==> job 3955: inputs <==
## IOTDF
module IOTDF( clk, rst, in_en, iot_in, fn_sel, busy, valid, iot_out);
export LEC_CHECK = 0
export CAP_MARGIN = 20
export CORE_MARGIN = 2
export CORE_UTILIZATION = 70
export CTS_CLUSTER_DIAMETER = 313
export CTS_CLUSTER_SIZE = 24
export HOLD_SLACK_MARGIN = 0.29
export SETUP_SLACK_MARGIN = 0.68
export SLEW_MARGIN = 20
create_clock -name core_clock -period 2.28 [get_ports {clk}]
run.sh (not shown) runs the stock make flow with config.mk's settings and CLKGATE_MAP_FILE=.
==> job 6788 (differences from job 3955) <==
CORE_UTILIZATION = 40   (was 70)
CTS_CLUSTER_DIAMETER = unset   (was 313)
CTS_CLUSTER_SIZE = unset   (was 24)
HOLD_SLACK_MARGIN = unset   (was 0.29)
SETUP_SLACK_MARGIN = unset   (was 0.68)
==> flow/constraint.sdc (replaced) <==
create_clock -name core_clock -period 5.0 [get_ports {clk}]
set_input_delay 1.0000 -clock core_clock [delete_from_list [all_inputs] [get_ports {clk}]]
set_output_delay 1.0000 -clock core_clock [all_outputs]
set_load 0.01 [all_outputs]
==> job 9104 (differences from job 3955) <==
CORE_UTILIZATION = 64   (was 70)
CTS_CLUSTER_DIAMETER = unset   (was 313)
CTS_CLUSTER_SIZE = unset   (was 24)
HOLD_SLACK_MARGIN = unset   (was 0.29)
SETUP_SLACK_MARGIN = unset   (was 0.68)
==> flow/constraint.sdc (replaced) <==
create_clock -name core_clock -period 3.74 [get_ports {clk}]
set_input_delay 0.7480 -clock core_clock [delete_from_list [all_inputs] [get_ports {clk}]]
set_output_delay 0.7480 -clock core_clock [all_outputs]
set_load 0.01 [all_outputs]
==> job 7671 (differences from job 3955) <==
CAP_MARGIN = 5   (was 20)
CORE_UTILIZATION = 66   (was 70)
CTS_CLUSTER_DIAMETER = 378   (was 313)
CTS_CLUSTER_SIZE = unset   (was 24)
HOLD_SLACK_MARGIN = unset   (was 0.29)
MAX_ROUTING_LAYER = met4   (was unset)
SETUP_SLACK_MARGIN = unset   (was 0.68)
==> flow/constraint.sdc (replaced) <==
create_clock -name core_clock -period 2.37 [get_ports {clk}]
set_input_delay 0.4740 -clock core_clock [delete_from_list [all_inputs] [get_ports {clk}]]
set_output_delay 0.4740 -clock core_clock [all_outputs]
set_load 0.01 [all_outputs]
==> comparison table <==
Pint: job 9104 20.03 mW; job 7671 33.17 mW; job 3955 -; job 6788 15.00 mW
Post-CTS setup buffer count: job 9104 0; job 7671 34; job 3955 108; job 6788 0
Inserted Clock Buffers: job 9104 92; job 7671 92; job 3955 42; job 6788 95
Growth of design area from synthesis to finish: job 9104 12.81%; job 7671 31.17%; job 3955 -; job 6788 12.96%
Capturing point of the worst reg2reg path: job 9104 des_inst.r_reg[5]$_DFFE_PP0P_; job 7671 des_inst.r_reg[20]$_DFFE_PP0P_; job 3955 -; job 6788 des_inst.r_reg[20]$_DFFE_PP0P_
Cell leakage power: job 9104 25.65 nW; job 7671 30.20 nW; job 3955 -; job 6788 25.20 nW
Count of cells resized by post-cts repair: job 9104 0; job 7671 297; job 3955 803; job 6788 0
Switching power summed over all nets: job 9104 11.88 mW; job 7671 22.74 mW; job 3955 -; job 6788 9.046 mW
Largest area class, layout: job 9104 logic gates; job 7671 logic gates; job 3955 -; job 6788 logic gates
Well-tap cell count: job 9104 1,030; job 7671 969; job 3955 -; job 6788 1,625
CP bufs+invs: job 9104 0; job 7671 2; job 3955 -; job 6788 1
Violation count after the first detailed-route iteration: job 9104 6,305; job 7671 11,146; job 3955 -; job 6788 5,995
Count of multi-input gates: job 9104 4,122; job 7671 4,122; job 3955 -; job 6788 4,122
Finished layout cell area: job 9104 55,720 sq um; job 7671 64,790 sq um; job 3955 -; job 6788 55,800 sq um
Status: job 9104 timing/DRC/antenna clean; job 7671 failed layout checks; job 3955 aborted with a tool error; job 6788 timing/DRC/antenna clean
Failing step: job 9104 -; job 7671 -; job 3955 global routing (5_1_grt); job 6788 -
Reasons for failing layout checks: job 9104 -; job 7671 setup timing; job 3955 -; job 6788 -
First-pass iteration count of the detailed router: job 9104 6; job 7671 22; job 3955 -; job 6788 9
Non-CTS inverters: job 9104 147; job 7671 147; job 3955 -; job 6788 147
Detail Route Antenna Nets: job 9104 0; job 7671 0; job 3955 -; job 6788 0
Core Util at FP: job 9104 64.82%; job 7671 66.46%; job 3955 70.66%; job 6788 40.42%
Power and IR drop assume default switching activity.
